==> flow/design.v <==
module CPU(clk, rst, memoryData, memoryAddress, dataOut, readSignal, writeSignal, AC);
input clk;
input rst;  
input [15:0] memoryData;
reg [3:0] state;
reg [5:0] PC;
reg [10:0] MAR;
reg signed [15:0] MBR;
reg [3:0] opcode;
reg M;
reg [15:0] IR;
reg zeroFlag, overflowFlag, carryFlag, negativeFlag;
output reg readSignal;
output reg writeSignal;
output reg signed [15:0] AC;
output reg [15:0] dataOut; 
output reg [10:0] memoryAddress;
reg signed [15:0] result;
parameter Load = 4'd1, Store = 4'd2, Add = 4'd3, Sub = 4'd4, Mul = 4'd5, Div = 4'd6 , Branch = 4'd7, BRZ = 4'd8;
always @ (posedge clk) begin
	if (rst) begin
	PC <= 0;
	state = 0;
	AC <= 0;
	dataOut <= 0;
	memoryAddress <= 0;
	zeroFlag = 0;
	overflowFlag = 0;
	carryFlag = 0;
	negativeFlag = 0;
	readSignal = 1;
	writeSignal = 0;
	end
	else
	case (state)
		0: begin  
			MAR <= PC;
			state = 1;
		end
		1: begin  
			writeSignal = 0;
			readSignal = 1;
			memoryAddress <= MAR;
			PC <= PC + 1;
			state = 2;
		end
		2:state = 3;  
		3: begin
			MBR <= memoryData;
			state = 4;
		end
		4: begin
			IR <= MBR;
			state = 5;
		end
		5: begin  
			opcode <= IR[15:12];
			M <= IR[11];
			MAR <= IR[10:0];
			state = 6;
		end
		6: begin
				if (opcode == Branch) begin  
					PC <= MAR; 
					state = 0;
				end
				else if (opcode == BRZ) begin  
					if(zeroFlag == 1 && M == 1) begin
						PC <= MAR;
						state = 0;
					end
					else begin
						state = 0;
					end
				end
				else begin
					state = 7;
				end
		end
		7: begin
			if (opcode == Store) begin
				memoryAddress <= MAR;
			end
			state = 8;
		end
		8: begin
			if (opcode == Store) begin  
				writeSignal = 1;
				readSignal = 0;
				dataOut <= AC;
				state = 0;
			end
			else begin
				state = 9;
			end
		end
		9: begin
			writeSignal = 0;
			readSignal = 1;
			if(M == 1) begin
				memoryAddress <= MAR;
			end
			state = 10;
			end
		10: begin
			state = 11;
		end
		11: begin
			if (M == 1) begin
				MBR <= memoryData;
			end
			else if (M == 0) begin
				MBR <= $signed(IR[10:0]);
			end
			state = 12;
		end
		12: begin  
			if (opcode == Load) begin  
				AC <= MBR;
				state = 0;
			end
			else if (opcode != Add && opcode != Sub && opcode != Mul && opcode != Div) begin  
				state = 0;
			end
			else begin
				case(opcode)
				Add :  
					begin
					{carryFlag, result} = AC + MBR;
					zeroFlag = (result==0)? 1:0;
					if(AC[15]==MBR[15]) begin
					  if(MBR[15]==result[15])begin
					  overflowFlag = 0;
					  end
					  else begin
					  overflowFlag = 1;
					  end
					end
					else begin
					overflowFlag = 0;
					end						
					negativeFlag =(result[15]==1)? 1:0;	
					end
				Sub :  
					begin
					{carryFlag, result} = AC - MBR;
					zeroFlag = (result==0)? 1:0;
					if(AC[15]==MBR[15]) begin
					  if(MBR[15]==result[15])begin
					  overflowFlag = 0;
					  end
					  else begin
					  overflowFlag = 1;
					  end
					end
					else begin
					overflowFlag = 0;
					end
					negativeFlag =(result[15]==1)? 1:0;
					end
				Mul :  
					begin
					result = AC * MBR;
					zeroFlag = (result==0)? 1:0;
					if(result > 16'h0FFF || result < 16'hF000) begin
					overflowFlag = 1;
					end
					else begin
						overflowFlag = 0;
					end
					negativeFlag =(result[15]==1)? 1:0;
					end	
				Div :  
					begin
					if (MBR == 0) result = 0;  
					else result = AC / MBR;
					zeroFlag = (result==0)? 1:0;
					negativeFlag =(result[15]==1)? 1:0;
					end						
			endcase  
			AC <= result;
			state = 0;
			end
		end
	endcase
end
endmodule
==> flow/config.mk <==
export PLATFORM = sky130hd
export DESIGN_NAME = CPU
export DESIGN_NICKNAME = CPU
export VERILOG_FILES = /design/flow/design.v
export SDC_FILE = /design/flow/constraint.sdc
export NUM_CORES = 4
export LEC_CHECK = 0
export ABC_AREA = 1
export CAP_MARGIN = 10
export CORE_ASPECT_RATIO = 1.81
export CORE_MARGIN = 5
export CORE_UTILIZATION = 57
export CTS_CLUSTER_DIAMETER = 187
export CTS_CLUSTER_SIZE = 95
export MAX_ROUTING_LAYER = met4
export PLACE_DENSITY = 0.35
export SETUP_SLACK_MARGIN = 5.0
export SLEW_MARGIN = 10
==> flow/constraint.sdc <==
create_clock -name core_clock -period 35.8 [get_ports {clk}]
set_input_delay 7.1600 -clock core_clock [delete_from_list [all_inputs] [get_ports {clk}]]
set_output_delay 7.1600 -clock core_clock [all_outputs]
set_load 0.01 [all_outputs]
run.sh (not shown) runs the stock make flow with config.mk's settings and CLKGATE_MAP_FILE=.
Then changed:
==> flow/config.mk (replaced) <==
export PLATFORM = sky130hd
export DESIGN_NAME = CPU
export DESIGN_NICKNAME = CPU
export VERILOG_FILES = /design/flow/design.v
export SDC_FILE = /design/flow/constraint.sdc
export NUM_CORES = 4
export LEC_CHECK = 0
export ABC_AREA = 0
export CAP_MARGIN = 5
export CELL_PAD_IN_SITES_DETAIL_PLACEMENT = 2
export CELL_PAD_IN_SITES_GLOBAL_PLACEMENT = 1
export CORE_ASPECT_RATIO = 0.52
export CORE_MARGIN = 5
export CORE_UTILIZATION = 50
export CTS_CLUSTER_DIAMETER = 252
export CTS_CLUSTER_SIZE = 25
export GPL_ROUTABILITY_DRIVEN = 0
export GPL_TIMING_DRIVEN = 0
export HOLD_SLACK_MARGIN = 0.21
export MAX_ROUTING_LAYER = met5
export PLACE_DENSITY_LB_ADDON = 0.06
export SETUP_SLACK_MARGIN = -2.0
export SLEW_MARGIN = 10
The changed run died in detailed placement (3_5_place_dp) on DPL-0033.
Synthesized cell count is lower by 17%.
Area after synthesis is higher by 0.76%.
Die area is higher by 14%.
Then changed:
==> flow/config.mk (replaced) <==
export PLATFORM = sky130hd
export DESIGN_NAME = CPU
export DESIGN_NICKNAME = CPU
export VERILOG_FILES = /design/flow/design.v
export SDC_FILE = /design/flow/constraint.sdc
export NUM_CORES = 4
export LEC_CHECK = 0
export ABC_AREA = 1
export CAP_MARGIN = 10
export CORE_ASPECT_RATIO = 0.51
export CORE_MARGIN = 5
export CORE_UTILIZATION = 63
export CTS_CLUSTER_DIAMETER = 187
export CTS_CLUSTER_SIZE = 95
export MAX_ROUTING_LAYER = met4
export PLACE_DENSITY = 0.35
export SETUP_SLACK_MARGIN = 5.0
export SLEW_MARGIN = 10
export TNS_END_PERCENT = 5
After rerunning:
- This time the run completed with no timing, DRC or antenna violations
- synthesized cell count increases by about a fifth
- area after synthesis went down slightly
- die area shrinks by about a fifth


// CPU: RTL as listed in full above, without the edits since
clock: 24.0 ns
lec_check: 0
abc_area: 1
cap_margin: 20
core_margin: 2
core_utilization: 65
cts_cluster_size: 72
place_density: 0.6
slew_margin: 20
The baseline aborted during 5_1_grt, error GRT-0232.
Change:
Settings changed: ABC_AREA 1 to unset, CORE_UTILIZATION 65 to 52, CTS_CLUSTER_SIZE 72 to unset.
Clock period 24.0 ns to 38.3 ns, I/O delays scaled along.
Outcome: The changed run completed with no timing, DRC or antenna violations; die area increases by a quarter to a third; synthesized cell count drops by about a fifth; area after synthesis went up slightly.
Change:
Settings changed: CORE_UTILIZATION 52 to 72, CTS_CLUSTER_DIAMETER set to 347, CTS_CLUSTER_SIZE set to 32.
Clock period 38.3 ns to 28.8 ns, I/O delays scaled along.
Now the flow finished but fails on negative setup slack.
Total power rose by 27%.
Final cell count increases by 1.9%.
Routed wire length climbs by 21%.
Setup slack loses 3700 ps.
Combinational power goes up by 62%.
Change:
Settings changed: CORE_UTILIZATION 72 to 59, CTS_CLUSTER_DIAMETER 347 to unset, CTS_CLUSTER_SIZE 32 to unset, PLACE_DENSITY 0.6 to unset.
Clock period 28.8 ns to 21.5 ns, I/O delays scaled along.
What happened:
- This time the run never finished: it broke off in 5_1_grt (ODB-0269)
- synthesized area does not change
- die size came out higher by 21%
- synthesized cell count does not change


job 1634:
Starts from the design.v that is shown in full above.
make LEC_CHECK=0 ABC_AREA=0 CAP_MARGIN=10 CELL_PAD_IN_SITES_DETAIL_PLACEMENT=2 CELL_PAD_IN_SITES_GLOBAL_PLACEMENT=1 CORE_ASPECT_RATIO=0.7 CORE_MARGIN=5 CORE_UTILIZATION=50 CTS_CLUSTER_DIAMETER=252 CTS_CLUSTER_SIZE=25 GPL_TIMING_DRIVEN=0 HOLD_SLACK_MARGIN=0.21 MAX_ROUTING_LAYER=met5 PLACE_DENSITY_LB_ADDON=0.06 SETUP_SLACK_MARGIN=-2.0 SLEW_MARGIN=10 finish   # period 35.8 ns
No final results exist for job 1634, since it was stopped by error DPL-0033 during detailed placement.
> inputs changed (job 1634 -> job 8410)
- a deleted CTS_CLUSTER_DIAMETER that had been 252
- a deleted CELL_PAD_IN_SITES_GLOBAL_PLACEMENT that had been 1
- a deleted MAX_ROUTING_LAYER that had been met5
- a deleted CTS_CLUSTER_SIZE that had been 25
- a change of CORE_UTILIZATION from 50 to 40
- an added TNS_END_PERCENT of 95
- a deleted PLACE_DENSITY_LB_ADDON that had been 0.06
- a deleted HOLD_SLACK_MARGIN that had been 0.21
- a deleted ABC_AREA that had been 0
- a change of CAP_MARGIN from 10 to 20
- a deleted CORE_ASPECT_RATIO that had been 0.7
- a deleted SETUP_SLACK_MARGIN that had been -2.0
- a deleted GPL_TIMING_DRIVEN that had been 0
- a change of SLEW_MARGIN from 10 to 20
- a change of CORE_MARGIN from 5 to 2
- a change of the clock period (ns, I/O delays scaled along) from 35.8 to 42.0
### Flow results
Status job 8410: flow complete, layout not clean - capacitance limit, slew limit, setup timing. Diff job 8410..job 1634 | mean post-synth cell area | unchanged. Width of the die in job 8410 is about 9% lower than in job 1634. Sort job 8410 and job 1634 by row count, descending, and job 8410 comes first. Job 8410 vs job 1634: fraction of the core area occupied by cells at floorplan down in job 8410. Measured against each other, job 8410 and job 1634 differ in vertical extent of the die, the higher figure coming from job 8410. Synthesized netlist net count came out exactly the same in job 8410 and job 1634. Number of port buffers: job 8410 vs job 1634 identical. Comparing job 8410 against job 1634, there is no change at all in synthesized area. Re cell count after synthesis: no difference whatsoever between job 8410 and job 1634. In the floorplan summary, job 8410 is listed with a die area greater than that of job 1634.
#### Input delta (job 3217 over job 8410)
- removing TNS_END_PERCENT (formerly 95)
- removing CELL_PAD_IN_SITES_DETAIL_PLACEMENT (formerly 2)
- setting PLACE_DENSITY to 0.6 for the first time
- changing the clock period (ns, I/O delays scaled along) from 42.0 to 38.3
==> comparison <==
Job 3217 has completed all stages; timing, DRC and antenna checks passed. Diff job 8410 -> job 3217: signed area change from the synthesized netlist to the final layout went down 0.35 points, maximum cell stage delay along the critical path shows a reduction of 0.15 ns. There was hardly any difference in height of the chip between job 3217 and job 8410. Hold slack (job 3217 over job 8410): decrease, 0.022 ns. In the metrics for job 3217 and job 8410, the one carrying the lower ratio of routed vias to standard cells is job 3217. Per the comparison of job 3217 with job 8410, reported leakage power closely matched the old numbers; total power per unit cell area now sits higher; final period demand of the worst path shrank by 6.99 ns. Job 8410 vs job 3217, worst setup path endpoint: result[12]$_DFFE_PP_ vs AC[14]$_SDFFE_PP0P_.
#### Input delta (job 3661 over job 3217)
- ABC_AREA newly set to 1
- CORE_UTILIZATION changed from 40 to 58
- the clock period (ns, I/O delays scaled along) changed from 38.3 to 28.8
## What came out
Job 3661 against job 3217: final worst-path setup slack went down; first-pass GRT wire length went down; share of total power in the clock network went down; fraction of synthesized area in multiplexers went down.
Power and IR drop assume default switching activity.
